File: flow/config.mk
export PLATFORM = sky130hd
export DESIGN_NAME = pp_buffer_wrapper
export DESIGN_NICKNAME = pp_buffer_wrapper
export VERILOG_FILES = /design/flow/design.v
export SDC_FILE = /design/flow/constraint.sdc
export NUM_CORES = 4
export LEC_CHECK = 0
export CAP_MARGIN = 20
export CELL_PAD_IN_SITES_GLOBAL_PLACEMENT = 3
export CORE_MARGIN = 2
export CORE_UTILIZATION = 36
export CTS_CLUSTER_SIZE = 31
export MIN_ROUTING_LAYER = met2
export PLACE_DENSITY = 0.47
export SETUP_SLACK_MARGIN = 0.38
export SLEW_MARGIN = 20
File: flow/run.sh
#!/bin/bash
# the make line also repeats each setting of config.mk as NAME=value (left out here)
make -C /OpenROAD-flow-scripts/flow DESIGN_CONFIG=/design/flow/config.mk WORK_HOME=/design/flow/orfs CLKGATE_MAP_FILE= finish
File: flow/constraint.sdc
create_clock -name core_clock -period 2.96 [get_ports {clk}]
set_input_delay 0.5920 -clock core_clock [delete_from_list [all_inputs] [get_ports {clk}]]
set_output_delay 0.5920 -clock core_clock [all_outputs]
set_load 0.01 [all_outputs]
File: flow/design.v
`timescale 1ns / 1ps
module Simple_Dual_BRAM #(
    parameter BRAM_DATA_WIDTH = 96,
    parameter BRAM_DEPTH = 256,
    parameter BRAM_ADDR_WIDTH = $clog2(BRAM_DEPTH)
)
(
    input clk,
    input we_a,
    input en_a,
    input [BRAM_ADDR_WIDTH - 1 : 0] addr_a,
    input [BRAM_DATA_WIDTH - 1 : 0] din_a,
    input en_b,
    input [BRAM_ADDR_WIDTH - 1 : 0] addr_b,
    output [BRAM_DATA_WIDTH - 1 : 0] dout_b
);
reg [BRAM_DATA_WIDTH - 1 : 0] dout_b_r;
assign dout_b = dout_b_r;
(* RAM_STYLE = "BLOCK" *) reg [BRAM_DATA_WIDTH - 1 : 0] ram [BRAM_DEPTH - 1 : 0];
always @(posedge clk) begin
    if (en_a)
        if (we_a)
            ram[addr_a] <= din_a;
    if (en_b)
        dout_b_r <= ram[addr_b];
end
endmodule
`timescale 1ns/1ps
module ddr_axi_read #(
    parameter DATA_WIDTH = 64,
    parameter ADDR_WIDTH = 29,
    parameter BURST_LEN_WIDTH = 8,
    parameter NUM_BURST_WIDTH = 8
)
(
    input ACLK,
    input ARESETN,
    input rd_start,
    input [BURST_LEN_WIDTH - 1 : 0] rd_burst_len, 
    input [ADDR_WIDTH - 1 : 0] rd_start_addr,
    input [NUM_BURST_WIDTH - 1 : 0] rd_num_burst,  
    output rd_ready,  
    output [DATA_WIDTH - 1 : 0] rd_fifo_data,
    output rd_fifo_we,
    output rd_done,  
    output [3 : 0] m_axi_arid,
    output [ADDR_WIDTH - 1 : 0] m_axi_araddr,
    output [BURST_LEN_WIDTH - 1 : 0] m_axi_arlen,
    output [2 : 0] m_axi_arsize,
    output [1 : 0] m_axi_arburst,
    output [0 : 0] m_axi_arlock,
    output [3 : 0] m_axi_arcache,
    output [2 : 0] m_axi_arprot,
    output [3 : 0] m_axi_arqos,
    output m_axi_arvalid,
    input m_axi_arready,
    output m_axi_rready,
    input m_axi_rlast,
    input m_axi_rvalid,
    input [1 : 0] m_axi_rresp,
    input [3 : 0] m_axi_rid,
    input [DATA_WIDTH - 1 : 0] m_axi_rdata
);
    localparam S_RD_IDLE = 3'd0;
    localparam S_RA_START = 3'd1;
    localparam S_RA_WAIT = 3'd2;
    localparam S_RD_PROC = 3'd3;
    localparam S_RD_DONE = 3'd4;
    reg [2 : 0] rd_state;
    reg [2 : 0] rd_state_d1;
    always @(posedge ACLK) begin
        rd_state_d1 <= rd_state;
    end
    reg [ADDR_WIDTH - 1 : 0] m_axi_araddr_reg;
    reg [BURST_LEN_WIDTH - 1 : 0] m_axi_arlen_reg;
    reg m_axi_arvalid_reg;
    assign m_axi_arid = 4'b1111;
    assign m_axi_arsize = 3'b011;  
    assign m_axi_arburst = 2'b01;  
    assign m_axi_arlock = 1'b0;  
    assign m_axi_arcache = 4'b0011;  
    assign m_axi_arprot = 3'b000;  
    assign m_axi_arqos = 4'b0000;  
    assign m_axi_rready = 1'b1;
    reg [NUM_BURST_WIDTH - 1 : 0] num_burst_counter;  
    reg [NUM_BURST_WIDTH - 1 : 0] num_burst_rd_counter;  
    always @(posedge ACLK or negedge ARESETN) begin
        if (~ARESETN) begin
            num_burst_counter <= 0;
        end else if (rd_state == S_RD_IDLE & rd_start) begin
            num_burst_counter <= rd_num_burst - 1;
        end else if (rd_state == S_RA_WAIT & (m_axi_arvalid & m_axi_arready)) begin
            num_burst_counter <= num_burst_counter - 1;
        end
    end
    always @(posedge ACLK or negedge ARESETN) begin
        if (~ARESETN) begin
            num_burst_rd_counter <= 0;
        end else if (rd_state == S_RD_IDLE & rd_start) begin
            num_burst_rd_counter <= rd_num_burst;
        end else if (rd_state != S_RD_IDLE & (m_axi_rlast & m_axi_rvalid & m_axi_rready)) begin
            num_burst_rd_counter <= num_burst_rd_counter - 1;
        end
    end
    always @(posedge ACLK or negedge ARESETN) begin
        if (!ARESETN) begin
            rd_state <= S_RD_IDLE;
            m_axi_araddr_reg <= 0;
            m_axi_arlen_reg <= 0;
            m_axi_arvalid_reg <= 0;
        end else begin
            case (rd_state)
                S_RD_IDLE: begin
                    if (rd_start) begin
                        rd_state <= S_RA_START;
                        m_axi_araddr_reg <= rd_start_addr;
                        m_axi_arlen_reg <= rd_burst_len - 1;
                    end
                end
                S_RA_START: begin
                    rd_state <= S_RA_WAIT;
                    m_axi_arvalid_reg <= 1;
                end
                S_RA_WAIT: begin
                    if (m_axi_arvalid & m_axi_arready) begin
                        if (num_burst_counter == 0) begin
                            rd_state <= S_RD_PROC;
                            m_axi_arvalid_reg <= 0;
                        end else if (num_burst_counter > 0) begin
                            rd_state <= S_RA_START;
                            m_axi_arvalid_reg <= 0;
                            m_axi_araddr_reg <= m_axi_araddr_reg + ((m_axi_arlen_reg + 1) << m_axi_arsize);
                        end
                    end
                end
                S_RD_PROC: begin
                    if (num_burst_rd_counter == 0) begin
                        rd_state <= S_RD_DONE;
                    end
                end
                S_RD_DONE: begin
                    rd_state <= S_RD_IDLE;
                end
            endcase
        end
    end
    assign rd_ready = (rd_state == S_RD_IDLE);
    assign m_axi_arvalid = m_axi_arvalid_reg;
    assign m_axi_araddr = m_axi_araddr_reg;
    assign m_axi_arlen = m_axi_arlen_reg;
    assign rd_done = (rd_state == S_RD_DONE);
    assign rd_fifo_we = m_axi_rvalid & m_axi_rready;
    assign rd_fifo_data = m_axi_rdata;
endmodule
`timescale 1ns / 1ps
module pp_buffer_wrapper #(
    parameter BRAM0_DEPTH = 32,
    parameter BRAM0_DW = 64,
    parameter BRAM1_DEPTH = 32,
    parameter BRAM1_DW = 64,
    parameter BURST_LEN_WIDTH = 8,
    parameter NUM_BURST_WIDTH = 8,
    parameter DDR_ADDR_WIDTH = 29,
    parameter DDR_DW = 64,
    parameter BRAM0_ADDR_WIDTH = $clog2(BRAM0_DEPTH),
    parameter BRAM1_ADDR_WIDTH = $clog2(BRAM1_DEPTH)
)
(
    input clk,
    input rst_n,
    input rd_start,
    input [BURST_LEN_WIDTH - 1 : 0] rd_burst_len,
    input [NUM_BURST_WIDTH - 1 : 0] rd_num_burst,
    input [DDR_ADDR_WIDTH - 1 : 0] rd_start_addr,    
    output rd_ready,
    output rd_done,
    input [BRAM0_ADDR_WIDTH - 1 : 0] rd_start_bram_addr,
    input bram0_r_en,
    input bram1_r_en,
    output [BRAM0_DW - 1 : 0] bram0_rdata,
    output [BRAM1_DW - 1 : 0] bram1_rdata,
    input [BRAM0_ADDR_WIDTH - 1 : 0] bram0_r_addr,
    input [BRAM1_ADDR_WIDTH - 1 : 0] bram1_r_addr,
    output [3: 0] m_axi_arid,
    output [DDR_ADDR_WIDTH - 1 : 0] m_axi_araddr,
    output [BURST_LEN_WIDTH - 1 : 0] m_axi_arlen,
    output [2 : 0] m_axi_arsize,
    output [1 : 0] m_axi_arburst,
    output         m_axi_arlock,
    output [3 : 0] m_axi_arcache,
    output [2 : 0] m_axi_arprot,
    output [3 : 0] m_axi_arqos,
    output         m_axi_arvalid,
    input          m_axi_arready,
    output m_axi_rready,
    input m_axi_rlast,
    input m_axi_rvalid,
    input [1 : 0] m_axi_rresp,
    input [3 : 0] m_axi_rid,
    input [DDR_DW - 1 : 0] m_axi_rdata
);
reg [1 : 0] d2b_active_bram;  
reg [BRAM0_ADDR_WIDTH - 1 : 0] d2b_bram_addr;
wire [BRAM0_ADDR_WIDTH - 1 : 0] bram0_w_addr;
wire [BRAM1_ADDR_WIDTH - 1 : 0] bram1_w_addr;
wire [BRAM0_DW - 1 : 0] bram0_wdata;
wire [BRAM1_DW - 1 : 0] bram1_wdata;
wire [BRAM0_DW - 1 : 0] rd_fifo_data;
wire rd_fifo_we;
wire bram0_w_en, bram1_w_en;
wire bram0_we, bram1_we;
always @(posedge clk or negedge rst_n) begin
    if (~rst_n) begin
        d2b_active_bram <= 2'b01;  
    end else if (rd_done) begin
        d2b_active_bram <= ~d2b_active_bram;  
    end
end
always @(posedge clk or negedge rst_n) begin
    if (~rst_n) begin
        d2b_bram_addr <= 0;
    end else if (rd_start & rd_ready) begin
        d2b_bram_addr <= rd_start_bram_addr;
    end else if (rd_fifo_we) begin
        d2b_bram_addr <= d2b_bram_addr + 1;
    end
end
assign bram0_w_en = 1;
assign bram1_w_en = 1;
assign bram0_wdata = (d2b_active_bram[0])? rd_fifo_data : 0;
assign bram1_wdata = (d2b_active_bram[1])? rd_fifo_data : 0;
assign bram0_we = (d2b_active_bram[0])? rd_fifo_we : 0;
assign bram1_we = (d2b_active_bram[1])? rd_fifo_we : 0;
assign bram0_w_addr = (d2b_active_bram[0])? d2b_bram_addr : 0;
assign bram1_w_addr = (d2b_active_bram[1])? d2b_bram_addr : 0;
ddr_axi_read #(
    .DATA_WIDTH(DDR_DW), 
    .ADDR_WIDTH(DDR_ADDR_WIDTH), 
    .BURST_LEN_WIDTH(BURST_LEN_WIDTH), 
    .NUM_BURST_WIDTH(NUM_BURST_WIDTH) 
)
inst_ddr_axi_read
(
    .ACLK(clk), 
    .ARESETN(rst_n), 
    .rd_start(rd_start), 
    .rd_burst_len(rd_burst_len), 
    .rd_start_addr(rd_start_addr), 
    .rd_num_burst(rd_num_burst), 
    .rd_ready(rd_ready), 
    .rd_fifo_data(rd_fifo_data), 
    .rd_fifo_we(rd_fifo_we), 
    .rd_done(rd_done), 
    .m_axi_arid(m_axi_arid), 
    .m_axi_araddr(m_axi_araddr), 
    .m_axi_arlen(m_axi_arlen), 
    .m_axi_arsize(m_axi_arsize), 
    .m_axi_arburst(m_axi_arburst), 
    .m_axi_arlock(m_axi_arlock), 
    .m_axi_arcache(m_axi_arcache), 
    .m_axi_arprot(m_axi_arprot), 
    .m_axi_arqos(m_axi_arqos), 
    .m_axi_arvalid(m_axi_arvalid), 
    .m_axi_arready(m_axi_arready), 
    .m_axi_rready(m_axi_rready), 
    .m_axi_rlast(m_axi_rlast), 
    .m_axi_rvalid(m_axi_rvalid), 
    .m_axi_rresp(m_axi_rresp), 
    .m_axi_rid(m_axi_rid), 
    .m_axi_rdata(m_axi_rdata) 
);
Simple_Dual_BRAM #(
    .BRAM_DATA_WIDTH(BRAM0_DW),
    .BRAM_DEPTH(BRAM0_DEPTH),
    .BRAM_ADDR_WIDTH(BRAM0_ADDR_WIDTH)
)
inst0_Simple_Dual_BRAM
(
    .clk(clk),
    .we_a(bram0_we),
    .en_a(bram0_w_en),
    .addr_a(bram0_w_addr),
    .din_a(bram0_wdata),
    .en_b(bram0_r_en),
    .addr_b(bram0_r_addr),
    .dout_b(bram0_rdata)
);
Simple_Dual_BRAM #(
    .BRAM_DATA_WIDTH(BRAM1_DW),
    .BRAM_DEPTH(BRAM1_DEPTH),
    .BRAM_ADDR_WIDTH(BRAM1_ADDR_WIDTH)
)
inst1_Simple_Dual_BRAM
(
    .clk(clk),
    .we_a(bram1_we),
    .en_a(bram1_w_en),
    .addr_a(bram1_w_addr),
    .din_a(bram1_wdata),
    .en_b(bram1_r_en),
    .addr_b(bram1_r_addr),
    .dout_b(bram1_rdata)
);
endmodule
==> results of run 1 <==
==> cell type report <==
type                            count  area, sq um  share of cell area, %
Multi-Input combinational cell   2428        35000                   17.5
Clock buffer                      593        12700                   6.35
Inverter                           14         57.6                 0.0287
Antenna cell                      102          255                  0.127
Clock inverter                    305         3020                   1.51
Tap cell                         6000         7510                   3.75
Timing Repair Buffer             1116        13200                   6.62
Sequential cell                  4288       128000                   64.2
==> per-stage QoR <==
stage          power [mW]  worst slack (ps)  hold WS, ps  std cells
5_1_grt               163               198         67.8      14744
6_report              158               286         72.6      14846
3_3_place_gp         96.9              -466          457      13784
4_1_cts               158               144         3.60      14717
3_5_place_dp         97.4              -343          460      13785
2_1_floorplan        86.1             -4.30          296       7136
==> routing by layer <==
metal / part of all wire (%) / vias to the layer above / GRT usage (%)
li1: - / 32788 / -
met1: 0 / 34247 / -
met2: 53 / 30828 / 39.0
met3: 43 / 1346 / 43.4
met4: 3.3 / 60 / 4.19
met5: 0.50 / - / 7.01
==> timing repair <==
action	4_1_cts	5_1_grt
gates cloned	1	1
buffers inserted	31	24
hold buffers	2	0
endpoints found under the hold margin	25	0
resized	197	33
endpoints found under the setup margin	414	579
pin swaps	16	20
==> results_slide.txt, run 1 <==
Key Metrics from the Run

Final layout
  • Number of nets in the final layout: 8487
  • Post-layout util: 44.0%
  • Fillers: 38.8k
  • Area growth from synthesis to layout: 21.9%
  • Final cell area excluding filler cells: 0.200 sq mm

Drt
  • DRC errors left: 0
  • Total Wirelength: 510000 microns
  • Remaining number of nets flagged by the antenna check after routing: 0
  • Iter 0 DRT Violations: 12.5k
  • Initial DRT Pass Iterations: 6
  • Routed wire per std cell: 34.4 microns
  • Via density per instance: 6.69
  • Number of vias after detailed routing: 99.3k

Synthesis
  • Prevailing logic family in the synthesized netlist: multiplexers
  • Share of the synthesized area in the top cell type: 77.2%
  • Number of warnings issued by yosys: 3
  • Flip-flop and latch count after synthesis: 4288
  • Post-synthesis share of cell area spent on xor and xnor gates: 0.165%
  • Main flop type: edfxtp_1
  • Most frequent cell after synthesis: edfxtp_1
  • Mean cell area of the mapped netlist: 23.1 sq um
  • Main area contributors: edfxtp_1, mux4_2, mux2i_1, dfrtp_1, a22o_1
  • Post-synth tally of flip-flops with integrated enable: 4224
  • Yosys-reported design area after synthesis: 0.164 sq mm
  • Fraction of synthesized area in multiplexers: 17.2%
  • Cell area after synthesis: 0.164 sq mm
  • FFs w/ async S/R, synth: 1.49%
  • Adders+Majority by Area: 0.126%
  • Top cells by count: edfxtp_1, mux4_2, mux2i_1
  • # Cells Yosys: 7116
  • Number of different library cells in the post-synthesis netlist: 63
  • Cell taking the most area after synthesis: edfxtp_1
  • Area fraction in and, or, nand and nor cells after synthesis: 1.34%
  • Register area share after synthesis: 78.2%
  • Count of mapped cells out of synthesis: 7116
  • Yosys aoi share: 1.88%

GRT
  • Vias in the first global route: 119k
  • Combined global-route utilization of all metal layers: 32.2%
  • Wire length of the first global-routing pass: 700000 microns
  • Pin count of the biggest net entering global routing: 44
  • Antenna violations before repair: 0
  • Remaining global-route overflow: 0

Power
  • Largest power group: registers
  • Switching power summed over all nets: 41.0 mW
  • Switch share: 26.0%
  • Clock Power Share: 38.5%
  • Comb pwr share: 13.6%
  • Max rail drop VDD: 562 uV
  • Standby leakage power: 65.1 nW
  • Sequential cell fraction of total power: 47.8%
  • Internal power of the cells: 117 mW
  • Clk pwr: 60.7 mW
  • Flip-flop and latch power: 75.4 mW
  • Combinational group power: 21.5 mW
  • Power Dens Cells: 787 mW/mm^2

Die
  • Top Ports: 328
  • Die width: 680 microns
  • Vertical extent of the die: 680 microns
  • Floorplan Utilization: 36.1%
  • CORE AREA: 0.455 sq mm
  • Die Area: 0.462 sq mm
  • Number of cell rows: 248

Final timing
  • Maximum clock frequency: 374 MHz
  • Final Cycle Share: 90.3%
  • Setup Skew: 58.3 ps
  • Setup repair after global routing missed its margin: yes
  • Sum of negative setup slack: 0 ps
  • Final-report setup violation count: 0
  • Slew @ Worst Pin: 1050 ps
  • Slew headroom: 30.2%
  • Final count of hold timing violations: 0
  • Final critical delay including setup and external delays: 2670 ps
  • Count of pins over their slew limit: 0

Placement
  • Estimated wirelength of the detail-placed design: 302000 microns
  • Routability congestion estimate: 0.778
  • Port buffer count: 299
  • Dpl cell area: 0.184 sq mm

Setup path
  • Endpoint of the worst register-to-register path: inst_ddr_axi_read.m_axi_araddr_reg[21]
  • Kind of end point of the critical path: register
  • Classification of the worst setup path: register to register
  • Ordered list of cells on the worst path: inv_1 -> ha_2 -> inv_1 -> fa_1 -> nor2b_2 -> o2111ai_2 -> a21oi_2 -> a21oi_4 -> buf_6 -> nand2b_4 -> o311ai_1
  • Timing startpoint of the critical path: inst_ddr_axi_read.m_axi_arlen_reg[0]
  • Startpoint of the worst register-to-register path: inst_ddr_axi_read.m_axi_arlen_reg[0]
  • Delay of the slowest critical-path stage: 440 ps
  • Largest delay share family, worst path: AND-OR/OR-AND gates
  • Worst path depth: 11
  • Worst reg2reg setup slack: 290 ps
  • Worst setup path endpoint: inst_ddr_axi_read.m_axi_araddr_reg[21]
  • Worst path required time: 3860 ps
  • Crit path max fanout: 6
  • Data arrival time of the critical path: 3580 ps
  • Most frequent cell on the critical path: inv_1
  • Number of cells traversed by the worst register-to-register path: 11
  • Startpoint Class: register
  • Cell with the biggest individual delay on the critical path: dfrtp_2
  • Combined buffer and inverter count along the critical path: 3

Clocking
  • Total clock buffers created by CTS: 485
  • H-tree lvl count: 5
  • Clock Sink Count: 4288
  • Buffer type at the clock tree root: clkbuf_16
  • Max Buffers Root-to-Sink: 4
  • CTS clock-pin slew for the worst setup and hold paths: 60 ps
  • CTS tree: built
  • Clock Latency Late Sink: 1050 ps

Job
  • Max-Cap Viols: 0
  • Warning total across the stage logs: 40

Hold path
  • Type of the worst min-delay path: input port to register
  • Startpoint of the most critical hold path: bram0_r_en
  • Number of cells on the worst hold path: 1
  • Terminating pin of the worst hold path: inst0_Simple_Dual_BRAM.dout_b_r[14]

Run status
  • Status: no timing/DRC/antenna violations
==> run 2: changes to the inputs <==
CELL_PAD_IN_SITES_GLOBAL_PLACEMENT = unset   (was 3)
CORE_UTILIZATION = 28   (was 36)
CTS_CLUSTER_SIZE = unset   (was 31)
MIN_ROUTING_LAYER = unset   (was met2)
PLACE_DENSITY = 0.6   (was 0.47)
SETUP_SLACK_MARGIN = unset   (was 0.38)
clock period = 5.82 ns   (was 2.96 ns; I/O delays follow)
==> run 2 against run 1 <==
Net effect: synthesized cell count stayed put; final cell count is 7.0% higher; first-iteration DRC count is 20% lower; highest routed layer unchanged.
==> results_slide.txt, run 2 <==
Key Metrics from the Run

Run status
  • Status: no timing/DRC/antenna violations

GRT
  • Met2 layer usage reported by global route: 23.9% (-15 points)
  • Wire length of the first global-routing pass: 618000 microns (-12%)
  • Remaining global-route overflow: 0 (unchanged)
  • Routing layer with the top usage in global route: met2
  • Combined global-route utilization of all metal layers: 14.6% (-18 points)
  • M1 GR Usage: 19.9% (+20 points)
  • Antenna violations before repair: 82 (+82)
  • Global-route met3 utilization: 2.79% (-41 points)
  • Vias in the first global route: 79.6k (-33%)
  • Pin count of the biggest net entering global routing: 83 (+89%)

Synthesis
  • FFs w/ async S/R, synth: 1.49% (unchanged)
  • Main flop type: edfxtp_1
  • Count of mapped cells out of synthesis: 7116 (unchanged)
  • Prevailing logic family in the synthesized netlist: multiplexers
  • # Cells Yosys: 7116 (unchanged)
  • Flip-flop and latch count after synthesis: 4288 (unchanged)
  • Register area share after synthesis: 78.2% (unchanged)
  • Fraction of synthesized area in multiplexers: 17.2% (unchanged)
  • Adders+Majority by Area: 0.126% (unchanged)
  • Yosys aoi share: 1.88% (unchanged)
  • Yosys-reported design area after synthesis: 0.164 sq mm (unchanged)
  • Cell area after synthesis: 0.164 sq mm (unchanged)
  • Post-synth tally of flip-flops with integrated enable: 4224 (unchanged)
  • Most frequent cell after synthesis: edfxtp_1
  • Main area contributors: edfxtp_1, mux4_2, mux2i_1, dfrtp_1, a22o_1
  • Area fraction in and, or, nand and nor cells after synthesis: 1.34% (unchanged)
  • Post-synthesis share of cell area spent on xor and xnor gates: 0.165% (unchanged)
  • Top cells by count: edfxtp_1, mux4_2, mux2i_1
  • Mean cell area of the mapped netlist: 23.1 sq um (unchanged)
  • Share of the synthesized area in the top cell type: 77.2% (unchanged)
  • Number of warnings issued by yosys: 3 (unchanged)
  • Number of different library cells in the post-synthesis netlist: 63 (unchanged)
  • Cell taking the most area after synthesis: edfxtp_1

Setup path
  • Worst path depth: 4 (-7)
  • Timing startpoint of the critical path: m_axi_rvalid
  • Crit path max fanout: 29 (+23)
  • Classification of the worst setup path: input port to register
  • Data arrival time of the critical path: 4440 ps (+860 ps)
  • Combined buffer and inverter count along the critical path: 2 (-1)
  • Largest delay share family, worst path: simple AND/OR/NAND/NOR gates
  • Worst path required time: 6440 ps (+2580 ps)
  • Number of cells traversed by the worst register-to-register path: 3 (-8)
  • Worst setup path endpoint: inst1_Simple_Dual_BRAM.ram[14][21]
  • Ordered list of cells on the worst path: clkdlybuf4s50_1 -> nand3_1 -> nor2_4 -> buf_12
  • Endpoint of the worst register-to-register path: inst0_Simple_Dual_BRAM.ram[30][8]
  • Kind of end point of the critical path: register
  • Cell with the biggest individual delay on the critical path: clkdlybuf4s50_1
  • Delay of the slowest critical-path stage: 1040 ps (+600 ps)
  • Startpoint Class: input port
  • Worst reg2reg setup slack: 2250 ps (+1960 ps)
  • Startpoint of the worst register-to-register path: d2b_active_bram[0]

Placement
  • Setup slack at placement: 1000 ps (+1350 ps)
  • Dpl cell area: 0.179 sq mm (-2.4%)
  • Estimated wirelength of the detail-placed design: 242000 microns (-20%)
  • Port buffer count: 299 (unchanged)
  • Routability congestion estimate: 0.790 (+1.5%)

Final timing
  • Slew headroom: 21.2% (-9.1 points)
  • Setup Skew: 41.7 ps (-16.5 ps)
  • Setup repair after global routing missed its margin: no
  • Final Cycle Share: 65.7% (-25 points)
  • Count of pins over their slew limit: 0 (unchanged)
  • Sum of negative setup slack: 0 ps (unchanged)
  • Final critical delay including setup and external delays: 3820 ps
  • Slew @ Worst Pin: 1180 ps (+136 ps)
  • Final count of hold timing violations: 0 (unchanged)
  • Worst setup margin: 2000 ps (+1710 ps)
  • Final-report setup violation count: 0 (unchanged)
  • Worst hold slack after final layout: 426 ps (+353 ps)
  • Maximum clock frequency: 262 MHz

Drt
  • Via density per instance: 4.97 (-26%)
  • Routed wire per std cell: 28.1 microns (-18%)
  • Remaining number of nets flagged by the antenna check after routing: 0 (unchanged)
  • Initial DRT Pass Iterations: 5 (-1)
  • Iter 0 DRT Violations: 9969 (-20%)
  • Total Wirelength: 447000 microns (-12%)
  • Number of vias after detailed routing: 79.0k (-20%)
  • DRC errors left: 0 (unchanged)

Die
  • Floorplan Utilization: 28.1% (-8.0 points)
  • Top Ports: 328 (unchanged)
  • Vertical extent of the die: 770 microns (+13%)
  • Number of cell rows: 281 (+13%)
  • Die width: 770 microns (+13%)
  • CORE AREA: 0.585 sq mm (+29%)
  • Die Area: 0.593 sq mm (+28%)

Power
  • Sequential cell fraction of total power: 51.7% (+3.9 points)
  • Internal power of the cells: 56.1 mW (-52%)
  • Largest power group: registers
  • Power Dens Cells: 386 mW/mm^2 (-51%)
  • Clock Power Share: 36.8% (-1.7 points)
  • Switching power summed over all nets: 18.5 mW (-55%)
  • Comb pwr share: 11.6% (-2.0 points)
  • Clk pwr: 27.4 mW (-55%)
  • Max rail drop VDD: 267 uV (-52%)
  • Flip-flop and latch power: 38.6 mW (-49%)
  • Standby leakage power: 60.3 nW (-7.3%)
  • Combinational group power: 8.64 mW (-60%)
  • Switch share: 24.8% (-1.2 points)

Clocking
  • Clock Latency Late Sink: 980 ps (-70 ps)
  • Buffer type at the clock tree root: clkbuf_16
  • Clock Sink Count: 4288 (unchanged)
  • Max Buffers Root-to-Sink: 4 (unchanged)
  • Total clock buffers created by CTS: 427 (-12%)
  • CTS clock-pin slew for the worst setup and hold paths: 60 ps (about the same)
  • Number of post-CTS setup repair buffers: 0 (-100%)
  • CTS tree: built
  • Hold buffers post-CTS: 0 (-2)
  • H-tree lvl count: 5 (unchanged)
  • Post-cts repair resize count: 0 (-100%)

Job
  • Max-Cap Viols: 0 (unchanged)
  • Warning total across the stage logs: 34 (-15%)

Final layout
  • Area growth from synthesis to layout: 17.6%
  • Final cell area excluding filler cells: 0.193 sq mm (-3.5%)
  • Number of nets in the final layout: 7860 (-7.4%)

Hold path
  • Type of the worst min-delay path: input port to async pin
[run 2: final cells by class]
type	instances	area, sq um
Antenna cell	36	90.1
Clock buffer	511	11200
Clock inverter	286	2710
Fill cell	54372	392000
Inverter	14	52.6
Multi-Input combinational cell	2428	34700
Sequential cell	4288	128000
Tap cell	7782	9740
Timing Repair Buffer	547	6260
[run 2: through the flow]
stage               util (%)  total power, mW  instances
floorplan                  -             43.7       7136
global placement        30.6             47.5      15053
detailed placement      30.6             48.0      15053
CTS                     33.0             75.2      15850
global route            33.0             77.0      15881
finish                  33.0             74.7      15892
[run 2: routing by layer]
metal  vias up  part of all wire, %
met5         -               0.0018
met4         2                  2.6
met1     43230                   40
met2      3575                   48
li1      31594                    -
met3       645                  8.6
==> run 3: changes to the inputs <==
CORE_MARGIN = 8   (was 2)
CORE_UTILIZATION = 27   (was 28)
CTS_CLUSTER_DIAMETER = 41   (was unset)
MAX_ROUTING_LAYER = met4   (was unset)
SLEW_MARGIN = 10   (was 20)
clock period = 2.46 ns   (was 5.82 ns; I/O delays follow)
==> run 3 against run 2 <==
Net effect: the layout now fails its checks (setup timing); worst hold slack got worse by 340 ps; utilization rose by 1.4 points; non-clock buffer count grew 789; sequential cell count stayed put; clock skew grew 46 ps; die size up 6.9%; setup slack got worse by 2200 ps; combinational power rose to 2.9 times the previous value; wire length rose by 4.1%; critical endpoint is now inst_ddr_axi_read.m_axi_araddr_reg[25]; largest cell class unchanged.
==> results_slide.txt, run 3 <==
Key Metrics from the Run

Synthesis
  • Share of the synthesized area in the top cell type: 77.2% (unchanged)
  • Cell area after synthesis: 0.164 sq mm (unchanged)
  • Main flop type: edfxtp_1
  • Yosys-reported design area after synthesis: 0.164 sq mm (unchanged)
  • Top cells by count: edfxtp_1, mux4_2, mux2i_1
  • Main area contributors: edfxtp_1, mux4_2, mux2i_1, dfrtp_1, a22o_1
  • Flip-flop and latch count after synthesis: 4288 (unchanged)
  • Adders+Majority by Area: 0.126% (unchanged)
  • Post-synthesis share of cell area spent on xor and xnor gates: 0.165% (unchanged)
  • Register area share after synthesis: 78.2% (unchanged)
  • Count of mapped cells out of synthesis: 7116 (unchanged)
  • Mean cell area of the mapped netlist: 23.1 sq um (unchanged)
  • Cell taking the most area after synthesis: edfxtp_1
  • Post-synth tally of flip-flops with integrated enable: 4224 (unchanged)
  • # Cells Yosys: 7116 (unchanged)
  • Prevailing logic family in the synthesized netlist: multiplexers
  • Yosys aoi share: 1.88% (unchanged)
  • Most frequent cell after synthesis: edfxtp_1
  • Area fraction in and, or, nand and nor cells after synthesis: 1.34% (unchanged)
  • Number of warnings issued by yosys: 3 (unchanged)
  • Fraction of synthesized area in multiplexers: 17.2% (unchanged)
  • Number of different library cells in the post-synthesis netlist: 63 (unchanged)
  • FFs w/ async S/R, synth: 1.49% (unchanged)

Setup path
  • Worst path required time: 3380 ps (-3060 ps)
  • Classification of the worst setup path: register to register
  • Startpoint Class: register
  • Worst setup path endpoint: inst_ddr_axi_read.m_axi_araddr_reg[25]
  • Worst path depth: 12 (+8)
  • Timing startpoint of the critical path: inst_ddr_axi_read.m_axi_arlen_reg[0]
  • Delay of the slowest critical-path stage: 390 ps (-650 ps)
  • Data arrival time of the critical path: 3560 ps (-880 ps)
  • Endpoint of the worst register-to-register path: inst_ddr_axi_read.m_axi_araddr_reg[25]
  • Ordered list of cells on the worst path: buf_6 -> inv_1 -> ha_2 -> inv_1 -> fa_2 -> nor2b_2 -> o2111ai_2 -> a21oi_2 -> a21oi_4 -> buf_6 -> nand2b_4 -> o311ai_1
  • Number of cells traversed by the worst register-to-register path: 12 (+9)
  • Crit path max fanout: 6 (-79%)
  • Kind of end point of the critical path: register
  • Startpoint of the worst register-to-register path: inst_ddr_axi_read.m_axi_arlen_reg[0]
  • Worst reg2reg setup slack: -180 ps (-2430 ps)
  • Largest delay share family, worst path: AND-OR/OR-AND gates
  • Combined buffer and inverter count along the critical path: 4 (+2)
  • Cell with the biggest individual delay on the critical path: dfrtp_1

Die
  • Die Area: 0.634 sq mm (+6.9%)
  • Floorplan Utilization: 27.1% (-1.0 points)
  • Vertical extent of the die: 796 microns (+3.4%)
  • CORE AREA: 0.607 sq mm (+3.7%)
  • Die width: 796 microns (+3.4%)
  • Top Ports: 328 (unchanged)
  • Number of cell rows: 286 (+1.8%)

GRT
  • Wire length of the first global-routing pass: 651000 microns (+5.4%)
  • Vias in the first global route: 85.0k (+6.8%)
  • Pin count of the biggest net entering global routing: 65 (-22%)
  • Combined global-route utilization of all metal layers: 14.5% (-0.027 points)
  • Remaining global-route overflow: 0 (unchanged)
  • Routing layer with the top usage in global route: met2
  • Met2 layer usage reported by global route: 23.8% (-0.094 points)
  • M1 GR Usage: 18.9% (-1.1 points)
  • Global-route met3 utilization: 2.45% (-0.34 points)
  • Antenna violations before repair: 83 (+1.2%)

Power
  • Power Dens Cells: 942 mW/mm^2 (+140%)
  • Switch share: 25.6% (+0.71 points)
  • Max rail drop VDD: 704 uV (+160%)
  • Internal power of the cells: 146 mW (+160%)
  • Clock Power Share: 40.9% (+4.1 points)
  • Flip-flop and latch power: 90.9 mW (+140%)
  • Standby leakage power: 67.8 nW (+12%)
  • Combinational group power: 25.2 mW (+190%)
  • Largest power group: registers
  • Comb pwr share: 12.8% (+1.2 points)
  • Switching power summed over all nets: 50.2 mW (+170%)
  • Sequential cell fraction of total power: 46.3% (-5.4 points)
  • Total power consumption of the routed design: 196 mW (+160%)
  • Clk pwr: 80.3 mW (+190%)

Job
  • Max-Cap Viols: 0 (unchanged)
  • Warning total across the stage logs: 37 (+8.8%)

Drt
  • Initial DRT Pass Iterations: 6 (+1)
  • Routed wire per std cell: 27.1 microns (-3.5%)
  • Remaining number of nets flagged by the antenna check after routing: 0 (unchanged)
  • Total Wirelength: 465000 microns (+4.1%)
  • DRC errors left: 0 (unchanged)
  • Iter 0 DRT Violations: 9080 (-8.9%)
  • Number of vias after detailed routing: 82.7k (+4.6%)
  • Via density per instance: 4.82 (-3.0%)

Final layout
  • Number of nets in the final layout: 8765 (+12%)
  • Area growth from synthesis to layout: 26.9%
  • Fillers: 55.6k (+2.3%)
  • Combined area of the multi-input logic cells: 0.0349 sq mm (+0.56%)
  • Sequential cell area: 0.128 sq mm (about the same)

Clocking
  • CTS clock-pin slew for the worst setup and hold paths: 60 ps (about the same)
  • CTS tree: built
  • Clock Latency Late Sink: 1040 ps (+60 ps)
  • Buffer type at the clock tree root: clkbuf_16
  • H-tree lvl count: 6 (+1)
  • Total clock buffers created by CTS: 543 (+27%)
  • Clock Sink Count: 4288 (unchanged)
  • Max Buffers Root-to-Sink: 4 (unchanged)

Final timing
  • Slew @ Worst Pin: 1090 ps (-97.2 ps)
  • Final-report setup violation count: 17 (+17)
  • Worst setup margin: -185 ps (-2180 ps)
  • Final critical delay including setup and external delays: 2640 ps
  • Maximum clock frequency: 378 MHz
  • Final count of hold timing violations: 0 (unchanged)
  • Count of pins over their slew limit: 0 (unchanged)
  • Final Cycle Share: 108% (+42 points)
  • Slew headroom: 27.7% (+6.5 points)
  • Setup repair after global routing missed its margin: yes
  • Setup Skew: 88.0 ps (+46.2 ps)

Placement
  • Routability congestion estimate: 0.810 (+2.5%)
  • Setup slack at placement: -514 ps (-1520 ps)
  • Estimated wirelength of the detail-placed design: 293000 microns (+21%)
  • Port buffer count: 299 (unchanged)

Hold path
  • Startpoint of the most critical hold path: bram0_r_en
  • Number of cells on the worst hold path: 2
  • Type of the worst min-delay path: input port to register
  • Terminating pin of the worst hold path: inst0_Simple_Dual_BRAM.dout_b_r[3]

Run status
  • Status: failed layout checks
  • Layout Check Fail Reasons: setup timing
-- run 3: per-stage QoR --
step / hold WS (ps) / setup TNS (ps) / cell area, sq um / util, % / std cells
2_1_floorplan: 196 / -1195370 / 165000 / - / 7136
3_3_place_gp: 451 / -24400 / 189000 / 31.2 / 16082
3_5_place_dp: 470 / -40000 / 189000 / 31.2 / 16082
4_1_cts: 13.9 / -1550 / 208000 / 34.3 / 17109
5_1_grt: 62.2 / -7060 / 208000 / 34.4 / 17145
6_report: 86.4 / -1790 / 208000 / 34.4 / 17151
-- run 3: final cells by class --
class	instances	area share, %
inverters	14	0.0264
repair buffers	1336	7.85
clock inverters	379	2.18
diodes	31	0.0372
multi-input cells	2428	16.7
well taps	8064	4.84
clock buffers	611	6.71
flip-flops and latches	4288	61.6
-- run 3: layer usage --
metal  vias to the layer above  share of wire, %
li1                      33552                 -
met1                     44804                40
met2                      3629                49
met3                       733               7.7
met4                         0               2.7
met5                         -                 0
-- run 3: what timing repair did --
action | 4_1_cts | 5_1_grt
buffers inserted | 14 | 4
resized | 339 | 24
pin swaps | 18 | 17
hold buffers | 22 | 0
gates cloned | 1 | 0
endpoints found under the hold margin | 88 | 0
setup endpoints to repair | 188 | 318
==> run 4: changes to the inputs <==
ABC_AREA = 1   (was unset)
CORE_ASPECT_RATIO = 0.5   (was unset)
CORE_MARGIN = 2   (was 8)
CORE_UTILIZATION = 72   (was 27)
CTS_CLUSTER_DIAMETER = 295   (was 41)
CTS_CLUSTER_SIZE = 93   (was unset)
MAX_ROUTING_LAYER = unset   (was met4)
PLACE_DENSITY = 0.43   (was 0.6)
SLEW_MARGIN = 20   (was 10)
clock period = 1.88 ns   (was 2.46 ns; I/O delays follow)
==> run 4 against run 3 <==
Net effect: the run now fails in 3_5_place_dp; synthesized area up 3.4%; synthesized cell count up 86%; die size down 62%.
==> results_slide.txt, run 4 <==
Key Metrics from the Run

Die
  • Vertical extent of the die: 347 microns (-56%)
  • Number of cell rows: 125 (-56%)
  • Top Ports: 328 (unchanged)
  • Die Area: 0.240 sq mm (-62%)
  • Floorplan Utilization: 72.8% (+46 points)
  • Die width: 691 microns (-13%)
  • CORE AREA: 0.233 sq mm (-62%)

Synthesis
  • Register area share after synthesis: 75.6% (-2.5 points)
  • Count of mapped cells out of synthesis: 13.2k (+86%)
  • Top cells by count: edfxtp_1, nor2_1, o21ai_0
  • Post-synthesis share of cell area spent on xor and xnor gates: 0.113% (-0.052 points)
  • Adders+Majority by Area: 0.122% (-0.0041 points)
  • Flip-flop and latch count after synthesis: 4288 (unchanged)
  • Yosys-reported design area after synthesis: 0.170 sq mm (+3.4%)
  • Number of different library cells in the post-synthesis netlist: 47 (-25%)
  • Number of warnings issued by yosys: 3 (unchanged)
  • Area fraction in and, or, nand and nor cells after synthesis: 10.8% (+9.4 points)
  • Post-synth tally of flip-flops with integrated enable: 4224 (unchanged)
  • Mean cell area of the mapped netlist: 12.8 sq um (-44%)
  • Cell area after synthesis: 0.170 sq mm (+3.4%)
  • FFs w/ async S/R, synth: 1.49% (unchanged)
  • Cell taking the most area after synthesis: edfxtp_1
  • Main flop type: edfxtp_1
  • # Cells Yosys: 13.2k (+86%)
  • Share of the synthesized area in the top cell type: 74.7% (-2.5 points)
  • Main area contributors: edfxtp_1, o21ai_0, nor2_1, nand2_1, o22ai_1
  • Most frequent cell after synthesis: edfxtp_1
  • Fraction of synthesized area in multiplexers: 0% (-17 points)
  • Prevailing logic family in the synthesized netlist: simple AND/OR/NAND/NOR gates
  • Yosys aoi share: 10.2% (+8.3 points)

Placement
  • Routability congestion estimate: 0.906 (+12%)
  • Port buffer count: 299 (unchanged)

Run status
  • Status: stopped before the end
  • First Error: [ERROR DPL-0033] detailed placement checks failed during check placement.
  • Stage reached: 3_5_place_dp
-- run 4: per-stage QoR --
stage	TNS, ps	setup WS (ps)
global placement	-1632050	-798
floorplan	-2794490	-736
==> run 5: changes to the inputs <==
ABC_AREA = unset   (was 1)
CELL_PAD_IN_SITES_DETAIL_PLACEMENT = 2   (was unset)
CELL_PAD_IN_SITES_GLOBAL_PLACEMENT = 1   (was unset)
CORE_ASPECT_RATIO = 0.81   (was 0.5)
CORE_MARGIN = 5   (was 2)
CORE_UTILIZATION = 26   (was 72)
CTS_CLUSTER_DIAMETER = unset   (was 295)
CTS_CLUSTER_SIZE = unset   (was 93)
GPL_ROUTABILITY_DRIVEN = 1   (was unset)
HOLD_SLACK_MARGIN = 0.12   (was unset)
PLACE_DENSITY = unset   (was 0.43)
PLACE_DENSITY_LB_ADDON = 0.23   (was unset)
SETUP_SLACK_MARGIN = 0.31   (was unset)
clock period = 2.93 ns   (was 1.88 ns; I/O delays follow)
==> run 5 against run 4 <==
Net effect: the run now finishes clean; synthesized area fell by 3.3%; synthesized cell count fell by 46%; die size rose to 2.7 times the previous value.
==> results_slide.txt, run 5 <==
Key Metrics from the Run

Run status
  • Status: no timing/DRC/antenna violations

Power
  • Switching power summed over all nets: 40.6 mW
  • Max rail drop VDD: 593 uV
  • Comb pwr share: 13.8%
  • Power Dens Cells: 768 mW/mm^2
  • Clk pwr: 57.8 mW
  • Flip-flop and latch power: 76.4 mW
  • Switch share: 26.0%
  • Sequential cell fraction of total power: 49.1%
  • Clock Power Share: 37.1%
  • Combinational group power: 21.5 mW
  • Standby leakage power: 64.9 nW
  • Largest power group: registers
  • Internal power of the cells: 115 mW

Final timing
  • Setup repair after global routing missed its margin: yes
  • Count of pins over their slew limit: 0
  • Setup Skew: 80.7 ps
  • Slew headroom: 28.6%
  • Worst setup margin: 226 ps
  • Final count of hold timing violations: 0
  • Sum of negative setup slack: 0 ps
  • Final Cycle Share: 92.3%
  • Slew @ Worst Pin: 1070 ps
  • Final-report setup violation count: 0
  • Maximum clock frequency: 370 MHz
  • Final critical delay including setup and external delays: 2700 ps

GRT
  • Wire length of the first global-routing pass: 746000 microns
  • Global-route met3 utilization: 2.10%
  • Routing layer with the top usage in global route: met2
  • Remaining global-route overflow: 0
  • Combined global-route utilization of all metal layers: 16.1%
  • Vias in the first global route: 89.9k
  • M1 GR Usage: 22.5%
  • Antenna violations before repair: 40
  • Met2 layer usage reported by global route: 26.5%
  • Pin count of the biggest net entering global routing: 56

Die
  • CORE AREA: 0.629 sq mm (+170%)
  • Floorplan Utilization: 26.1% (-47 points)
  • Top Ports: 328 (unchanged)
  • Vertical extent of the die: 725 microns (+110%)
  • Die width: 893 microns (+29%)
  • Number of cell rows: 262 (+110%)
  • Die Area: 0.648 sq mm (+170%)

Synthesis
  • Adders+Majority by Area: 0.126% (+0.0041 points)
  • Main area contributors: edfxtp_1, mux4_2, mux2i_1, dfrtp_1, a22o_1
  • Most frequent cell after synthesis: edfxtp_1
  • Mean cell area of the mapped netlist: 23.1 sq um (+80%)
  • Yosys aoi share: 1.88% (-8.3 points)
  • Prevailing logic family in the synthesized netlist: multiplexers
  • FFs w/ async S/R, synth: 1.49% (unchanged)
  • Main flop type: edfxtp_1
  • Yosys-reported design area after synthesis: 0.164 sq mm (-3.3%)
  • # Cells Yosys: 7116 (-46%)
  • Count of mapped cells out of synthesis: 7116 (-46%)
  • Top cells by count: edfxtp_1, mux4_2, mux2i_1
  • Flip-flop and latch count after synthesis: 4288 (unchanged)
  • Post-synth tally of flip-flops with integrated enable: 4224 (unchanged)
  • Cell taking the most area after synthesis: edfxtp_1
  • Number of different library cells in the post-synthesis netlist: 63 (+34%)
  • Cell area after synthesis: 0.164 sq mm (-3.3%)
  • Register area share after synthesis: 78.2% (+2.5 points)
  • Number of warnings issued by yosys: 3 (unchanged)
  • Area fraction in and, or, nand and nor cells after synthesis: 1.34% (-9.4 points)
  • Post-synthesis share of cell area spent on xor and xnor gates: 0.165% (+0.052 points)
  • Share of the synthesized area in the top cell type: 77.2% (+2.5 points)
  • Fraction of synthesized area in multiplexers: 17.2% (+17 points)

Clocking
  • Clock Sink Count: 4288
  • CTS tree: built
  • Max Buffers Root-to-Sink: 4
  • Total clock buffers created by CTS: 453
  • Clock Latency Late Sink: 1040 ps
  • Buffer type at the clock tree root: clkbuf_16
  • CTS clock-pin slew for the worst setup and hold paths: 60 ps
  • H-tree lvl count: 5

Drt
  • Total Wirelength: 534000 microns
  • Initial DRT Pass Iterations: 5
  • Iter 0 DRT Violations: 7659
  • DRC errors left: 0
  • Number of vias after detailed routing: 81.5k
  • Via density per instance: 4.76
  • Remaining number of nets flagged by the antenna check after routing: 0
  • Routed wire per std cell: 31.2 microns

Setup path
  • Combined buffer and inverter count along the critical path: 3
  • Data arrival time of the critical path: 3540 ps
  • Most frequent cell on the critical path: buf_6
  • Largest delay share family, worst path: AND-OR/OR-AND gates
  • Classification of the worst setup path: register to register
  • Cell with the biggest individual delay on the critical path: dfrtp_1
  • Startpoint of the worst register-to-register path: inst_ddr_axi_read.m_axi_arlen_reg[1]
  • Worst path depth: 12
  • Endpoint of the worst register-to-register path: inst_ddr_axi_read.m_axi_araddr_reg[21]
  • Worst path required time: 3770 ps
  • Worst setup path endpoint: inst_ddr_axi_read.m_axi_araddr_reg[21]
  • Worst reg2reg setup slack: 230 ps
  • Kind of end point of the critical path: register
  • Ordered list of cells on the worst path: buf_6 -> and4_4 -> nand4_1 -> xnor2_1 -> ha_1 -> buf_6 -> a21o_1 -> a21o_1 -> a21oi_4 -> buf_6 -> nand2b_4 -> o311ai_1
  • Startpoint Class: register
  • Timing startpoint of the critical path: inst_ddr_axi_read.m_axi_arlen_reg[1]
  • Crit path max fanout: 6
  • Number of cells traversed by the worst register-to-register path: 12
  • Delay of the slowest critical-path stage: 380 ps

Hold path
  • Terminating pin of the worst hold path: inst_ddr_axi_read.m_axi_araddr_reg[16]
  • Startpoint of the most critical hold path: rd_start_addr[16]
  • Number of cells on the worst hold path: 3
  • Type of the worst min-delay path: input port to register

Placement
  • Routability congestion estimate: 0.751 (-17%)
  • Port buffer count: 299 (unchanged)
  • Estimated wirelength of the detail-placed design: 333000 microns
  • Setup slack at placement: -226 ps

Job
  • Warning total across the stage logs: 37
  • Max-Cap Viols: 0

Final layout
  • Number of nets in the final layout: 8530
  • Area growth from synthesis to layout: 23.4%
-- run 5: final cells by class --
type / count / area (sq um)
Sequential cell: 4288 / 128000
Clock buffer: 551 / 11800
Inverter: 14 / 52.6
Timing Repair Buffer: 1191 / 14000
Tap cell: 8316 / 10400
Fill cell: 61344 / 426000
Clock inverter: 287 / 2860
Multi-Input combinational cell: 2428 / 35000
Antenna cell: 52 / 130
-- run 5: stage by stage --
step	instance area (sq um)	power (mW)	util, %	std cells	hold slack (ps)
final	203000	156	32.2	17127	231
after global routing	203000	162	32.2	17110	179
after CTS	202000	157	32.2	17065	123
after detailed placement	187000	99.1	29.8	16190	475
after global placement	187000	97.9	29.8	16190	452
after floorplan	165000	87.0	-	7136	290
-- run 5: what timing repair did --
| action | 4_1_cts | 5_1_grt |
|---|---|---|
| setup endpoints to repair | 160 | 50 |
| endpoints found under the hold margin | 98 | 0 |
| hold buffers | 16 | 0 |
| gates cloned | 1 | 0 |
| buffers inserted | 20 | 6 |
| gates resized | 257 | 30 |
| pin swaps | 18 | 9 |
-- run 5: metal layers --
layer,share of wire (%),wire [microns]
met2,48,257000
met4,2.8,15100
met5,0.023,123
met3,4.2,22400
met1,45,239000
==> run 6: changes to the inputs <==
CELL_PAD_IN_SITES_DETAIL_PLACEMENT = unset   (was 2)
CELL_PAD_IN_SITES_GLOBAL_PLACEMENT = unset   (was 1)
CORE_ASPECT_RATIO = unset   (was 0.81)
CORE_MARGIN = 2   (was 5)
CORE_UTILIZATION = 58   (was 26)
GPL_ROUTABILITY_DRIVEN = unset   (was 1)
HOLD_SLACK_MARGIN = unset   (was 0.12)
PLACE_DENSITY = 0.6   (was unset)
PLACE_DENSITY_LB_ADDON = unset   (was 0.23)
SETUP_SLACK_MARGIN = unset   (was 0.31)
clock period = 2.73 ns   (was 2.93 ns; I/O delays follow)
==> run 6 against run 5 <==
Net effect: wire length down 21%; via count down 1.7%; largest power group unchanged; clock power up 0.9%; still clean on timing, DRC and antenna; final area down 3.6%; clock skew down 32 ps; synthesized area unchanged; highest routed layer unchanged; synthesized cell count unchanged; critical endpoint is now inst_ddr_axi_read.m_axi_araddr_reg[20]; sequential power up 7.1%; combinational power about the same; critical path depth unchanged; first-iteration DRC count up 19%; global-route usage up 13 points.
==> results_slide.txt, run 6 <==
Key Metrics from the Run

Final timing
  • Maximum clock frequency: 374 MHz (+1.1%)
  • Slew @ Worst Pin: 1070 ps (-5.45 ps)
  • Sum of negative setup slack: 0 ps (unchanged)
  • Slew headroom: 29.0% (+0.36 points)
  • Final count of hold timing violations: 0 (unchanged)
  • Final critical delay including setup and external delays: 2680 ps (-28.7 ps)
  • Final-report setup violation count: 0 (unchanged)
  • Setup Skew: 48.4 ps (-32.3 ps)
  • Worst setup margin: 54.5 ps (-171 ps)
  • Final Cycle Share: 98.0% (+5.7 points)
  • Count of pins over their slew limit: 0 (unchanged)
  • Setup repair after global routing missed its margin: yes
  • Worst hold slack after final layout: 107 ps (-124 ps)

Placement
  • Routability congestion estimate: 0.824 (+9.8%)
  • Port buffer count: 299 (unchanged)
  • Setup slack at placement: -141 ps (+85.2 ps)
  • Dpl cell area: 0.181 sq mm (-3.2%)
  • Estimated wirelength of the detail-placed design: 257000 microns (-23%)

Setup path
  • Worst reg2reg setup slack: 50 ps (-170 ps)
  • Combined buffer and inverter count along the critical path: 2 (-1)
  • Largest delay share family, worst path: AND-OR/OR-AND gates
  • Ordered list of cells on the worst path: ha_1 -> nand3_2 -> xnor2_1 -> ha_1 -> o211ai_1 -> o21bai_1 -> buf_4 -> o21a_1 -> o21ai_1 -> buf_4 -> o32a_1 -> o31a_1
  • Delay of the slowest critical-path stage: 390 ps (about the same)
  • Startpoint Class: register
  • Startpoint of the worst register-to-register path: inst_ddr_axi_read.m_axi_arlen_reg[0]
  • Crit path max fanout: 7 (+1)
  • Timing startpoint of the critical path: inst_ddr_axi_read.m_axi_arlen_reg[0]
  • Classification of the worst setup path: register to register
  • Kind of end point of the critical path: register
  • Worst path depth: 12 (unchanged)
  • Cell with the biggest individual delay on the critical path: dfrtp_1
  • Data arrival time of the critical path: 3530 ps (about the same)
  • Worst setup path endpoint: inst_ddr_axi_read.m_axi_araddr_reg[20]
  • Endpoint of the worst register-to-register path: inst_ddr_axi_read.m_axi_araddr_reg[20]
  • Number of cells traversed by the worst register-to-register path: 12 (unchanged)
  • Worst path required time: 3580 ps (-190 ps)

Synthesis
  • Cell taking the most area after synthesis: edfxtp_1
  • Main flop type: edfxtp_1
  • Area fraction in and, or, nand and nor cells after synthesis: 1.34% (unchanged)
  • # Cells Yosys: 7116 (unchanged)
  • Post-synthesis share of cell area spent on xor and xnor gates: 0.165% (unchanged)
  • Number of different library cells in the post-synthesis netlist: 63 (unchanged)
  • Number of warnings issued by yosys: 3 (unchanged)
  • Fraction of synthesized area in multiplexers: 17.2% (unchanged)
  • Register area share after synthesis: 78.2% (unchanged)
  • Count of mapped cells out of synthesis: 7116 (unchanged)
  • Yosys aoi share: 1.88% (unchanged)
  • Prevailing logic family in the synthesized netlist: multiplexers
  • Post-synth tally of flip-flops with integrated enable: 4224 (unchanged)
  • Most frequent cell after synthesis: edfxtp_1
  • Adders+Majority by Area: 0.126% (unchanged)
  • Mean cell area of the mapped netlist: 23.1 sq um (unchanged)
  • Yosys-reported design area after synthesis: 0.164 sq mm (unchanged)
  • Share of the synthesized area in the top cell type: 77.2% (unchanged)
  • FFs w/ async S/R, synth: 1.49% (unchanged)
  • Flip-flop and latch count after synthesis: 4288 (unchanged)
  • Top cells by count: edfxtp_1, mux4_2, mux2i_1
  • Main area contributors: edfxtp_1, mux4_2, mux2i_1, dfrtp_1, a22o_1
  • Cell area after synthesis: 0.164 sq mm (unchanged)

Final layout
  • Combined area of the multi-input logic cells: 0.0348 sq mm (-0.65%)
  • Final cell area excluding filler cells: 0.195 sq mm (-3.6%)
  • Fillers: 17.5k (-71%)
  • Post-layout util: 69.3% (+37 points)
  • Number of nets in the final layout: 8431 (-1.2%)
  • Area growth from synthesis to layout: 19.0%
  • Sequential cell area: 0.128 sq mm (about the same)

Power
  • Largest power group: registers
  • Clock Power Share: 36.2% (-0.9 points)
  • Switch share: 24.4% (-1.7 points)
  • Switching power summed over all nets: 39.3 mW (-3.1%)
  • Clk pwr: 58.3 mW (+0.9%)
  • Combinational group power: 21.2 mW (about the same)
  • Power Dens Cells: 825 mW/mm^2 (+7.4%)
  • Internal power of the cells: 122 mW (+5.9%)
  • Sequential cell fraction of total power: 50.7% (+1.6 points)
  • Max rail drop VDD: 754 uV (+27%)
  • Flip-flop and latch power: 81.8 mW (+7.1%)
  • Comb pwr share: 13.2% (-0.6 points)
  • Standby leakage power: 64.0 nW (-1.3%)

Clocking
  • Total clock buffers created by CTS: 426 (-6.0%)
  • Clock Latency Late Sink: 970 ps (-70 ps)
  • Max Buffers Root-to-Sink: 4 (unchanged)
  • CTS tree: built
  • Buffer type at the clock tree root: clkbuf_16
  • Clock Sink Count: 4288 (unchanged)
  • H-tree lvl count: 5 (unchanged)
  • CTS clock-pin slew for the worst setup and hold paths: 70 ps (about the same)

Die
  • Vertical extent of the die: 536 microns (-26%)
  • Floorplan Utilization: 58.2% (+32 points)
  • Die Area: 0.288 sq mm (-56%)
  • Die width: 536 microns (-40%)
  • Number of cell rows: 195 (-26%)
  • Top Ports: 328 (unchanged)
  • CORE AREA: 0.282 sq mm (-55%)

GRT
  • Pin count of the biggest net entering global routing: 87 (+55%)
  • Antenna violations before repair: 28 (-30%)
  • Vias in the first global route: 81.4k (-9.4%)
  • Wire length of the first global-routing pass: 598000 microns (-20%)
  • Remaining global-route overflow: 0 (unchanged)
  • Combined global-route utilization of all metal layers: 29.5% (+13 points)

Hold path
  • Startpoint of the most critical hold path: rd_start_addr[1]
  • Number of cells on the worst hold path: 3 (unchanged)
  • Type of the worst min-delay path: input port to register
  • Terminating pin of the worst hold path: inst_ddr_axi_read.m_axi_araddr_reg[1]

Drt
  • Total Wirelength: 421000 microns (-21%)
  • Iter 0 DRT Violations: 9121 (+19%)
  • Routed wire per std cell: 34.0 microns (+9.0%)
  • Remaining number of nets flagged by the antenna check after routing: 0 (unchanged)
  • Initial DRT Pass Iterations: 6 (+1)
  • Via density per instance: 6.47 (+36%)
  • Number of vias after detailed routing: 80.2k (-1.7%)
  • DRC errors left: 0 (unchanged)

Job
  • Max-Cap Viols: 0 (unchanged)
  • Warning total across the stage logs: 38 (+2.7%)

Run status
  • Status: no timing/DRC/antenna violations
## run 6: what timing repair did
| action | 4_1_cts | 5_1_grt |
|---|---|---|
| setup endpoints to repair | 3 | 13 |
| hold endpoints to repair | 42 | 0 |
| setup buffers | 1 | 3 |
| resized | 10 | 24 |
| pin swaps | 0 | 4 |
| hold buffers | 3 | 0 |
## run 6: cell type report
type / count / area share (%)
inverters: 14 / 0.0269
diodes: 14 / 0.0179
repair buffers: 1119 / 6.95
flip-flops and latches: 4288 / 65.7
multi-input cells: 2428 / 17.8
clock inverters: 247 / 1.31
clock buffers: 530 / 5.79
well taps: 3743 / 2.40
## run 6: per-stage QoR
| stage | total power [mW] | cells |
|---|---|---|
| 2_1_floorplan | 93.4 | 7136 |
| 3_3_place_gp | 104 | 11581 |
| 3_5_place_dp | 104 | 11582 |
| 4_1_cts | 162 | 12363 |
| 5_1_grt | 166 | 12381 |
| 6_report | 161 | 12383 |
## run 6: metal layers
layer,GRT usage (%),part of all wire [%]
met1,43.0,41
met3,4.18,7.1
met2,48.2,50
met5,0,0.0036
met4,7.08,2.2
==> run 7: changes to the inputs <==
ABC_AREA = 1   (was unset)
CAP_MARGIN = 30   (was 20)
CORE_ASPECT_RATIO = 1.68   (was unset)
CORE_UTILIZATION = 67   (was 58)
CTS_CLUSTER_DIAMETER = 189   (was unset)
CTS_CLUSTER_SIZE = 15   (was unset)
GPL_ROUTABILITY_DRIVEN = 0   (was unset)
GPL_TIMING_DRIVEN = 0   (was unset)
HOLD_SLACK_MARGIN = 0.17   (was unset)
MAX_ROUTING_LAYER = met4   (was unset)
PLACE_DENSITY = unset   (was 0.6)
PLACE_DENSITY_LB_ADDON = 0.03   (was unset)
SLEW_MARGIN = 15   (was 20)
clock period = 5.86 ns   (was 2.73 ns; I/O delays follow)
==> run 7 against run 6 <==
Net effect: largest power group unchanged; setup slack improved by 1200 ps; still clean on timing, DRC and antenna; total power decreased by 64%; critical endpoint is now inst0_Simple_Dual_BRAM.ram[25][38]; register-to-register slack improved by 1200 ps; non-clock buffer count increased by 525; utilization increased by 8.3 points; count of clock-buffer cells in the layout decreased by 166; die size decreased by 10%; sequential share of layout area about the same; first-iteration DRC count increased to 2.6 times the previous value.
==> results_slide.txt, run 7 <==
Key Metrics from the Run

Run status
  • Status: no timing/DRC/antenna violations

Synthesis
  • Fraction of synthesized area in multiplexers: 0% (-17 points)
  • Cell taking the most area after synthesis: edfxtp_1
  • Number of warnings issued by yosys: 3 (unchanged)
  • Most frequent cell after synthesis: edfxtp_1
  • Count of mapped cells out of synthesis: 13.2k (+86%)
  • FFs w/ async S/R, synth: 1.49% (unchanged)
  • Yosys-reported design area after synthesis: 0.170 sq mm (+3.4%)
  • Mean cell area of the mapped netlist: 12.8 sq um (-44%)
  • Post-synthesis share of cell area spent on xor and xnor gates: 0.113% (-0.052 points)
  • Cell area after synthesis: 0.170 sq mm (+3.4%)
  • Main flop type: edfxtp_1
  • Number of different library cells in the post-synthesis netlist: 47 (-25%)
  • Main area contributors: edfxtp_1, o21ai_0, nor2_1, nand2_1, o22ai_1
  • Top cells by count: edfxtp_1, nor2_1, o21ai_0
  • Post-synth tally of flip-flops with integrated enable: 4224 (unchanged)
  • Share of the synthesized area in the top cell type: 74.7% (-2.5 points)
  • Adders+Majority by Area: 0.122% (-0.0041 points)
  • # Cells Yosys: 13.2k (+86%)
  • Register area share after synthesis: 75.6% (-2.5 points)
  • Yosys aoi share: 10.2% (+8.3 points)
  • Area fraction in and, or, nand and nor cells after synthesis: 10.8% (+9.4 points)
  • Prevailing logic family in the synthesized netlist: simple AND/OR/NAND/NOR gates
  • Flip-flop and latch count after synthesis: 4288 (unchanged)

Drt
  • Via density per instance: 7.26 (+12%)
  • Number of vias after detailed routing: 129k (+61%)
  • Total Wirelength: 662000 microns (+57%)
  • Iter 0 DRT Violations: 24.1k (+160%)
  • Initial DRT Pass Iterations: 22 (+16)
  • DRC errors left: 0 (unchanged)
  • Routed wire per std cell: 37.1 microns (+9.2%)
  • Remaining number of nets flagged by the antenna check after routing: 0 (unchanged)

Power
  • Total power consumption of the routed design: 58.0 mW (-64%)
  • Sequential cell fraction of total power: 57.5% (+6.8 points)
  • Max rail drop VDD: 305 uV (-60%)
  • Clock Power Share: 35.5% (-0.7 points)
  • Clk pwr: 20.6 mW (-65%)
  • Standby leakage power: 57.4 nW (-10%)
  • Comb pwr share: 6.9% (-6.3 points)
  • Internal power of the cells: 44.5 mW (-64%)
  • Largest power group: registers
  • Switch share: 23.2% (-1.1 points)
  • Flip-flop and latch power: 33.4 mW (-59%)
  • Combinational group power: 4.02 mW (-81%)
  • Switching power summed over all nets: 13.5 mW (-66%)
  • Power Dens Cells: 296 mW/mm^2 (-64%)

Setup path
  • Number of cells traversed by the worst register-to-register path: 7 (-5)
  • Kind of end point of the critical path: register
  • Largest delay share family, worst path: buffers and inverters
  • Worst setup path endpoint: inst0_Simple_Dual_BRAM.ram[25][38]
  • Cell with the biggest individual delay on the critical path: nor2_4
  • Combined buffer and inverter count along the critical path: 5 (+3)
  • Classification of the worst setup path: register to register
  • Startpoint of the worst register-to-register path: d2b_active_bram[0]
  • Worst path depth: 7 (-5)
  • Data arrival time of the critical path: 5240 ps (+1710 ps)
  • Worst path required time: 6450 ps (+2870 ps)
  • Crit path max fanout: 19 (+12)
  • Startpoint Class: register
  • Timing startpoint of the critical path: d2b_active_bram[0]
  • Endpoint of the worst register-to-register path: inst0_Simple_Dual_BRAM.ram[25][38]
  • Ordered list of cells on the worst path: clkbuf_1 -> clkbuf_1 -> nand4_1 -> nor2_4 -> buf_12 -> buf_12 -> buf_12
  • Most frequent cell on the critical path: buf_12
  • Worst reg2reg setup slack: 1210 ps (+1150 ps)
  • Delay of the slowest critical-path stage: 820 ps (+430 ps)

Die
  • Vertical extent of the die: 657 microns (+22%)
  • Top Ports: 328 (unchanged)
  • Die width: 392 microns (-27%)
  • Floorplan Utilization: 67.4% (+9.1 points)
  • CORE AREA: 0.252 sq mm (-11%)
  • Die Area: 0.258 sq mm (-10%)
  • Number of cell rows: 239 (+23%)

Final timing
  • Sum of negative setup slack: 0 ps (unchanged)
  • Slew headroom: 20.2% (-8.8 points)
  • Maximum clock frequency: 215 MHz (-42%)
  • Final count of hold timing violations: 0 (unchanged)
  • Final-report setup violation count: 0 (unchanged)
  • Final Cycle Share: 79.4% (-19 points)
  • Worst hold slack after final layout: 532 ps (+425 ps)
  • Count of pins over their slew limit: 0 (unchanged)
  • Final critical delay including setup and external delays: 4650 ps (+1980 ps)
  • Setup Skew: 63.6 ps (+15.1 ps)
  • Setup repair after global routing missed its margin: no
  • Slew @ Worst Pin: 1200 ps (+132 ps)

GRT
  • Vias in the first global route: 125k (+53%)
  • Remaining global-route overflow: 0 (unchanged)
  • Pin count of the biggest net entering global routing: 59 (-32%)
  • Antenna violations before repair: 66 (+140%)
  • Combined global-route utilization of all metal layers: 52.4% (+23 points)
  • Wire length of the first global-routing pass: 904000 microns (+51%)

Clocking
  • Max Buffers Root-to-Sink: 4 (unchanged)
  • Total clock buffers created by CTS: 327 (-23%)
  • Number of post-CTS setup repair buffers: 0 (-1)
  • H-tree lvl count: 5 (unchanged)
  • CTS clock-pin slew for the worst setup and hold paths: 70 ps (about the same)
  • Clock Sink Count: 4288 (unchanged)
  • Clock Latency Late Sink: 940 ps (-30 ps)
  • Buffer type at the clock tree root: clkbuf_16
  • CTS tree: built

Hold path
  • Terminating pin of the worst hold path: inst_ddr_axi_read.num_burst_counter[5]
  • Type of the worst min-delay path: register to register
  • Startpoint of the most critical hold path: inst_ddr_axi_read.num_burst_counter[5]
  • Number of cells on the worst hold path: 2 (-1)

Job
  • Warning total across the stage logs: 35 (-7.9%)
  • Max-Cap Viols: 0 (unchanged)

Placement
  • Dpl cell area: 0.185 sq mm (+2.1%)
  • Port buffer count: 292 (-2.3%)
  • Estimated wirelength of the detail-placed design: 456000 microns (+77%)

Final layout
  • Final cell area excluding filler cells: 0.196 sq mm (about the same)
  • Area growth from synthesis to layout: 15.1%
  • Number of nets in the final layout: 14.5k (+72%)
## run 7: stage by stage
stage | setup slack [ps] | utilization, % | cells
floorplan | 1140 | - | 13267
global placement | -4320 | 70.2 | 16933
detailed placement | 955 | 73.5 | 17282
CTS | 1440 | 76.9 | 17659
global route | 1310 | 77.5 | 17814
finish | 1210 | 77.6 | 17836
## run 7: routing by layer
| metal | vias to the layer above | part of all wire, % | GRT usage (%) |
|---|---|---|---|
| li1 | 50529 | - | - |
| met1 | 60557 | 26 | 53.3 |
| met4 | 0 | 14 | 54.8 |
| met5 | - | 0 | - |
| met3 | 4834 | 15 | 17.9 |
| met2 | 13524 | 44 | 76.1 |
## run 7: area by class of cell
class	count	area, sq um
Fill cell	14921	56600
Timing Repair Buffer	713	12000
Buffer	931	4420
Antenna cell	106	265
Inverter	242	921
Multi-Input combinational cell	7806	36600
Tap cell	3374	4220
Clock inverter	12	115
Sequential cell	4288	128000
Clock buffer	364	8530
## run 7: timing repair
item                                   in CTS  in global routing
gates resized                               0                  0
hold buffers                                1                  0
endpoints found under the hold margin       6                  0
Power is estimated from default activity; no workload was simulated.
